Design complex_multiplier, start of the top module:
module complex_multiplier#(parameter INPUT_DATA_WIDTH = 16)
    (
        input  wire                                    i_clk,
        input  wire                                    i_rst,
        input  wire signed [INPUT_DATA_WIDTH-1:0]      i_real_h,
        input  wire signed [INPUT_DATA_WIDTH-1:0]      i_imag_h,
        input  wire signed [INPUT_DATA_WIDTH-1:0]      i_real_y,
        input  wire signed [INPUT_DATA_WIDTH-1:0]      i_imag_y,
        output reg  signed [INPUT_DATA_WIDTH*2:0]      o_real,
        output reg  signed [INPUT_DATA_WIDTH*2:0]      o_imag
    );
    reg signed [INPUT_DATA_WIDTH*2-1:0] ac;
    reg signed [INPUT_DATA_WIDTH*2-1:0] ad;
    reg signed [INPUT_DATA_WIDTH*2-1:0] cb;
    reg signed [INPUT_DATA_WIDTH*2-1:0] bd;
    always@(posedge i_clk) begin
        if(i_rst)begin
            o_real <= 0;
            o_imag <= 0;
            ac     <= 0;
            ad     <= 0;
            cb     <= 0;
            bd     <= 0;
        end         
        else begin
            ac <= i_real_h * i_real_y;
            ad <= i_real_h * i_imag_y;
            cb <= i_real_y * i_imag_h;
            bd <= i_imag_h * i_imag_y;
            o_real <= ac - bd;
            o_imag <= ad + cb;
        end
    end
endmodule
For scale: ~7300 cells after synthesis, about 130 I/O pins.
make LEC_CHECK=0 ABC_AREA=1 CAP_MARGIN=20 CORE_MARGIN=2 CORE_UTILIZATION=72 CTS_CLUSTER_DIAMETER=283 CTS_CLUSTER_SIZE=96 PLACE_DENSITY=0.42 SETUP_SLACK_MARGIN=0.28 SLEW_MARGIN=20 TNS_END_PERCENT=15 finish   # period 5.51 ns
run.sh (not shown) runs the stock make flow with config.mk's settings and CLKGATE_MAP_FILE=.
The first run died in global routing (GRT-0116).
Rerun with:
==> flow/config.mk (replaced) <==
export PLATFORM = sky130hd
export DESIGN_NAME = complex_multiplier
export DESIGN_NICKNAME = complex_multiplier
export VERILOG_FILES = /design/flow/design.v
export SDC_FILE = /design/flow/constraint.sdc
export NUM_CORES = 4
export LEC_CHECK = 0
export CAP_MARGIN = 20
export CORE_MARGIN = 2
export CORE_UTILIZATION = 40
export SLEW_MARGIN = 20
==> flow/constraint.sdc (replaced) <==
create_clock -name core_clock -period 9.0 [get_ports {i_clk}]
set_input_delay 1.8000 -clock core_clock [delete_from_list [all_inputs] [get_ports {i_clk}]]
set_output_delay 1.8000 -clock core_clock [all_outputs]
set_load 0.01 [all_outputs]
After rerunning: The changed run completed with no timing, DRC or antenna violations. Synthesized area went down by 9.9%. Die area went up by 61%. Synthesized cell count went down by 29%.
Rerun with:
--- a/flow/config.mk
+++ b/flow/config.mk
@@ -7,5 +7,7 @@
 export LEC_CHECK = 0
+export ABC_AREA = 1
 export CAP_MARGIN = 20
 export CORE_MARGIN = 2
-export CORE_UTILIZATION = 40
+export CORE_UTILIZATION = 57
+export CTS_CLUSTER_DIAMETER = 377
 export SLEW_MARGIN = 20
==> flow/constraint.sdc (replaced) <==
create_clock -name core_clock -period 5.13 [get_ports {i_clk}]
set_input_delay 1.0260 -clock core_clock [delete_from_list [all_inputs] [get_ports {i_clk}]]
set_output_delay 1.0260 -clock core_clock [all_outputs]
set_load 0.01 [all_outputs]
What happened: The changed run reached the layout checks and failed them: setup timing; cell count rose by well over a third; synthesized cell count rose by well over a third; clock skew fell by 0.011 ns; area after synthesis rose by roughly a tenth; register-to-register slack is worse by 2.4 ns; clock-buffer cell count stays the same; routed wire length rose by well over a third; non-clock buffer count rose by 882; critical path depth is unchanged; design area rose by well over a third.
Rerun with:
--- a/flow/config.mk
+++ b/flow/config.mk
@@ -10,4 +10,3 @@
 export CORE_MARGIN = 2
-export CORE_UTILIZATION = 57
-export CTS_CLUSTER_DIAMETER = 377
+export CORE_UTILIZATION = 72
 export SLEW_MARGIN = 20
==> flow/constraint.sdc (replaced) <==
create_clock -name core_clock -period 10.9 [get_ports {i_clk}]
set_input_delay 2.1800 -clock core_clock [delete_from_list [all_inputs] [get_ports {i_clk}]]
set_output_delay 2.1800 -clock core_clock [all_outputs]
set_load 0.01 [all_outputs]
What happened: With this change the flow completed with no timing, DRC or antenna violations; via count is lower by 10%; non-clock buffer count is lower by 980; area after synthesis does not change; final cell count is lower by 13%; first-iteration DRC count is higher by 9.3%; setup slack gains 3.1 ns; count of clock-buffer cells in the layout does not change; final area is lower by 24%; sequential share of layout area is higher by 1.7 points.
Rerun with:
--- a/flow/config.mk
+++ b/flow/config.mk
@@ -11,2 +11,6 @@
 export CORE_UTILIZATION = 72
+export CTS_CLUSTER_DIAMETER = 248
+export CTS_CLUSTER_SIZE = 96
+export PLACE_DENSITY = 0.42
 export SLEW_MARGIN = 20
+export TNS_END_PERCENT = 15
==> flow/constraint.sdc (replaced) <==
create_clock -name core_clock -period 5.51 [get_ports {i_clk}]
set_input_delay 1.1020 -clock core_clock [delete_from_list [all_inputs] [get_ports {i_clk}]]
set_output_delay 1.1020 -clock core_clock [all_outputs]
set_load 0.01 [all_outputs]
Result:
- The new run died in global routing with GRT-0116
- synthesized area is unchanged
- die size is unchanged
- synthesized cell count does not change

The RTL this note starts from:
==> flow/design.v <==
`timescale 1ns / 1ps
module complex_multiplier#(parameter INPUT_DATA_WIDTH = 16)
    (
        input  wire                                    i_clk,
        input  wire                                    i_rst,
        input  wire signed [INPUT_DATA_WIDTH-1:0]      i_real_h,
        input  wire signed [INPUT_DATA_WIDTH-1:0]      i_imag_h,
        input  wire signed [INPUT_DATA_WIDTH-1:0]      i_real_y,
        input  wire signed [INPUT_DATA_WIDTH-1:0]      i_imag_y,
        output reg  signed [INPUT_DATA_WIDTH*2:0]      o_real,
        output reg  signed [INPUT_DATA_WIDTH*2:0]      o_imag
    );
    reg signed [INPUT_DATA_WIDTH*2-1:0] ac;
    reg signed [INPUT_DATA_WIDTH*2-1:0] ad;
    reg signed [INPUT_DATA_WIDTH*2-1:0] cb;
    reg signed [INPUT_DATA_WIDTH*2-1:0] bd;
    always@(posedge i_clk) begin
        if(i_rst)begin
            o_real <= 0;
            o_imag <= 0;
            ac     <= 0;
            ad     <= 0;
            cb     <= 0;
            bd     <= 0;
        end         
        else begin
            ac <= i_real_h * i_real_y;
            ad <= i_real_h * i_imag_y;
            cb <= i_real_y * i_imag_h;
            bd <= i_imag_h * i_imag_y;
            o_real <= ac - bd;
            o_imag <= ad + cb;
        end
    end
endmodule
clock: 5.13 ns
lec_check: 0
abc_area: 1
cap_margin: 20
core_margin: 2
core_utilization: 70
cts_cluster_diameter: 377
cts_cluster_size: 42
hold_slack_margin: 0.28
slew_margin: 20
The baseline did not get past global routing (5_1_grt).
Rerun with:
- ABC_AREA: 1 -> default
- CORE_UTILIZATION: 70 -> 72
- CTS_CLUSTER_DIAMETER: 377 -> default
- CTS_CLUSTER_SIZE: 42 -> default
- HOLD_SLACK_MARGIN: 0.28 -> -0.08
- MAX_ROUTING_LAYER: default -> met4
- clock period: 5.13 -> 6.67 ns (I/O delays scaled with it)
The changed run aborted during global routing (5_1_grt) on ODB-0269.
Die area goes down by roughly a tenth.
Synthesized cell count drops by a quarter to a third.
Area after synthesis fell by roughly a tenth.
